==> run G <==
Design money_clicker, start of the top module:
module money_clicker(clk, rst, key_data, key_valid, tick, money, asset, HEX0, HEX1, HEX2, HEX3, HEX4, HEX5);
	input clk;
	input rst;
	input [7:0] key_data;
	input key_valid;
	input tick;
	output [39:0] money;
	output [7:0] asset;
	output [6:0] HEX0, HEX1, HEX2, HEX3, HEX4, HEX5;
	wire [3:0] Millions;
	wire [3:0] HundredThousands;
	wire [3:0] TenThousands;
	wire [3:0] Thousands;
	wire [3:0] Hundreds;
	wire [3:0] Tens;
	wire [3:0] Ones;
	wire click, buy, upgradeClick, one, two, three, four, five, six, seven, eight;
	wire [7:0] prev_data;
	wire selection;
	binaryToBCD convert (money[39:0], Millions[3:0], HundredThousands[3:0], TenThousands[3:0], Thousands[3:0], Hundreds[3:0], Tens[3:0], Ones[3:0]);
	hexDecoder H0(Ones[3:0], HEX0);
	hexDecoder H1(Tens[3:0], HEX1);
	hexDecoder H2(Hundreds[3:0], HEX2);
	hexDecoder H3(Thousands[3:0], HEX3);
	hexDecoder H4(TenThousands[3:0], HEX4);
	hexDecoder H5(HundredThousands[3:0], HEX5);
	prevData prev(clk, rst, key_valid, key_data, prev_data);
	logicController control(clk, rst, key_data, key_valid, click, buy, one, two, three, four, five, six, seven, eight, selection, upgradeClick);
	logicDatapath datapath(clk, rst, tick, money, prev_data, asset, click, buy, upgradeClick, one, two, three, four, five, six, seven, eight);
endmodule
==> flow/config.mk <==
export PLATFORM = sky130hd
export DESIGN_NAME = money_clicker
export DESIGN_NICKNAME = money_clicker
export VERILOG_FILES = /design/flow/design.v
export SDC_FILE = /design/flow/constraint.sdc
export NUM_CORES = 4
export LEC_CHECK = 0
export ABC_AREA = 0
export CAP_MARGIN = 20
export CELL_PAD_IN_SITES_GLOBAL_PLACEMENT = 1
export CORE_MARGIN = 2
export CORE_UTILIZATION = 33
export CTS_CLUSTER_DIAMETER = 77
export CTS_CLUSTER_SIZE = 100
export PLACE_DENSITY = 0.89
export SLEW_MARGIN = 5
export TNS_END_PERCENT = 15
==> flow/constraint.sdc <==
create_clock -name core_clock -period 25.0 [get_ports {clk}]
set_input_delay 5.0000 -clock core_clock [delete_from_list [all_inputs] [get_ports {clk}]]
set_output_delay 5.0000 -clock core_clock [all_outputs]
set_load 0.01 [all_outputs]
run.sh (not shown) runs the stock make flow with config.mk's settings and CLKGATE_MAP_FILE=.
==> run C: changes against run G <==
ABC_AREA = 1   (was 0)
CELL_PAD_IN_SITES_GLOBAL_PLACEMENT = not set   (was 1)
CORE_UTILIZATION = 72   (was 33)
CTS_CLUSTER_DIAMETER = 238   (was 77)
CTS_CLUSTER_SIZE = not set   (was 100)
PLACE_DENSITY = 0.35   (was 0.89)
SETUP_SLACK_MARGIN = 5.0   (was not set)
SLEW_MARGIN = 20   (was 5)
TNS_END_PERCENT = not set   (was 15)
==> flow/constraint.sdc (replaced) <==
create_clock -name core_clock -period 21.6 [get_ports {clk}]
set_input_delay 4.3200 -clock core_clock [delete_from_list [all_inputs] [get_ports {clk}]]
set_output_delay 4.3200 -clock core_clock [all_outputs]
set_load 0.01 [all_outputs]
==> summary.txt <==
Numbers from the implementation run.

Global routing consumed, on the met3 layer, 1.44% of the routing resources. The area occupied by multi-input gates is 0.0202 mm². The synthesized instance count is 3572.

The die area is 0.0767 mm². Per STA, the library cell used most along the worst path is sky130_fd_sc_hd__ha_1. The number of cells on the worst hold path is listed as 1. The run finished with no timing, DRC or antenna violations.

The worst setup path endpoint is HEX4[0]. STA classifies the critical path startpoint as a flip-flop. The reg-to-reg startpoint is datapath.money[2]. The last timing report of the flow puts the setup violation total at 0.
# the run above: run G

==> summary.txt <==
Flow results follow.

The flow did not finish. The stage at which the run stopped is global routing (5_1_grt). The tool reported: "[ERROR GRT-0232] Routing congestion too high. Check the congestion heatmap in the GUI". The gate count after technology mapping is 3392.

In this run the clock root is driven by a sky130_fd_sc_hd__clkbuf_16. Looking at area per cell type in the netlist, the leader is sky130_fd_sc_hd__dfxtp_1. The met3 track demand over resource is 94.1%. The die area is 0.0303 mm². The met2 routing resource usage after global routing is 122%.

The global routing report lists combined usage of all routing layers as 105%.
# the run above: run C



==> exp/indigo <==
Starting RTL as in the previous note.
make LEC_CHECK=0 ABC_AREA=1 CAP_MARGIN=20 CORE_ASPECT_RATIO=0.5 CORE_MARGIN=2 CORE_UTILIZATION=64 CTS_CLUSTER_DIAMETER=358 CTS_CLUSTER_SIZE=96 PLACE_DENSITY=0.42 SLEW_MARGIN=20 finish   # period 13.3 ns
==> exp/lagoon: changes against exp/indigo <==
ABC_AREA = default   (was 1)
CAP_MARGIN = 25   (was 20)
CORE_ASPECT_RATIO = 1.63   (was 0.5)
CORE_UTILIZATION = 20   (was 64)
CTS_CLUSTER_DIAMETER = 94   (was 358)
CTS_CLUSTER_SIZE = 78   (was 96)
GPL_ROUTABILITY_DRIVEN = 1   (was default)
GPL_TIMING_DRIVEN = 0   (was default)
MAX_ROUTING_LAYER = met5   (was default)
MIN_ROUTING_LAYER = met2   (was default)
PLACE_DENSITY = default   (was 0.42)
PLACE_DENSITY_LB_ADDON = 0.03   (was default)
SETUP_SLACK_MARGIN = 3.89   (was default)
==> exp/maple: changes against exp/indigo <==
ABC_AREA = default   (was 1)
CORE_ASPECT_RATIO = default   (was 0.5)
CORE_UTILIZATION = 66   (was 64)
CTS_CLUSTER_DIAMETER = default   (was 358)
CTS_CLUSTER_SIZE = default   (was 96)
PLACE_DENSITY = default   (was 0.42)
SETUP_SLACK_MARGIN = -1.27   (was default)
==> flow/constraint.sdc (replaced) <==
create_clock -name core_clock -period 19.3 [get_ports {clk}]
set_input_delay 3.8600 -clock core_clock [delete_from_list [all_inputs] [get_ports {clk}]]
set_output_delay 3.8600 -clock core_clock [all_outputs]
set_load 0.01 [all_outputs]
==> exp/zinc: changes against exp/indigo <==
ABC_AREA = default   (was 1)
CORE_ASPECT_RATIO = default   (was 0.5)
CORE_UTILIZATION = 40   (was 64)
CTS_CLUSTER_DIAMETER = default   (was 358)
CTS_CLUSTER_SIZE = default   (was 96)
PLACE_DENSITY = default   (was 0.42)
==> flow/constraint.sdc (replaced) <==
create_clock -name core_clock -period 18.0 [get_ports {clk}]
set_input_delay 3.6000 -clock core_clock [delete_from_list [all_inputs] [get_ports {clk}]]
set_output_delay 3.6000 -clock core_clock [all_outputs]
set_load 0.01 [all_outputs]
==> summary.txt <==
The layout was made with Yosys and OpenROAD.

The flow ran to the end, but the layout failed its checks. The report lists the violated layout checks as negative setup slack. The die outline area is 38,800 µm². After synthesis, the netlist uses 140 different library cells. The setup slack after layout is -1.33 ns. The total area inside the core boundary comes to between 30,000 and 40,000 µm². The number of setup violations in the final report is 35.

In the post-synthesis netlist, the biggest area contributors are dfxtp_1 12%, ha_1 9.1%, a21oi_1 6.4%, nand2_1 5.7%, nor2_1 5.4%.
Source of the figures above: exp/maple

==> summary.txt <==
Results of an implementation run.

The run stopped with a tool error. Per the run summary, the flow got no further than global routing (5_1_grt). The tool reported: "[ERROR GRT-0228] Horizontal edge usage exceeds the maximum allowed. (9, 8) usage=65535 limit=3100". According to the floorplan report, the placeable core area is around 32,000 µm².
Source of the figures above: exp/indigo

==> summary.txt <==
The layout was made with Yosys and OpenROAD.

The final timing report counts setup violations totalling roughly 42. Sorting the synthesized cells by area gives the leading types as dfxtp_1 12%, ha_1 9.1%, a21oi_1 6.4%, nand2_1 5.7%, nor2_1 5.4%. The core region is roughly 120,000 µm². The number of different library cells used by synthesis comes to approximately 140.

The setup slack after layout is -5.61 ns. The run finished, with violations left. The reasons given for failing layout checks are negative setup slack.
Source of the figures above: exp/lagoon

==> summary.txt <==
The layout was made with Yosys and OpenROAD.

The number of setup violations in the final report is 23. The run finished, with violations left. The number of different library cells used by synthesis comes to between 100 and 150. The area inside the core boundary is slightly above 60,000 µm². The routing usage on met2 is around two fifths. The die outline area is about 63,000 µm². The report lists the violated layout checks as negative setup slack. The setup slack after layout is -0.684 ns.
Source of the figures above: exp/zinc

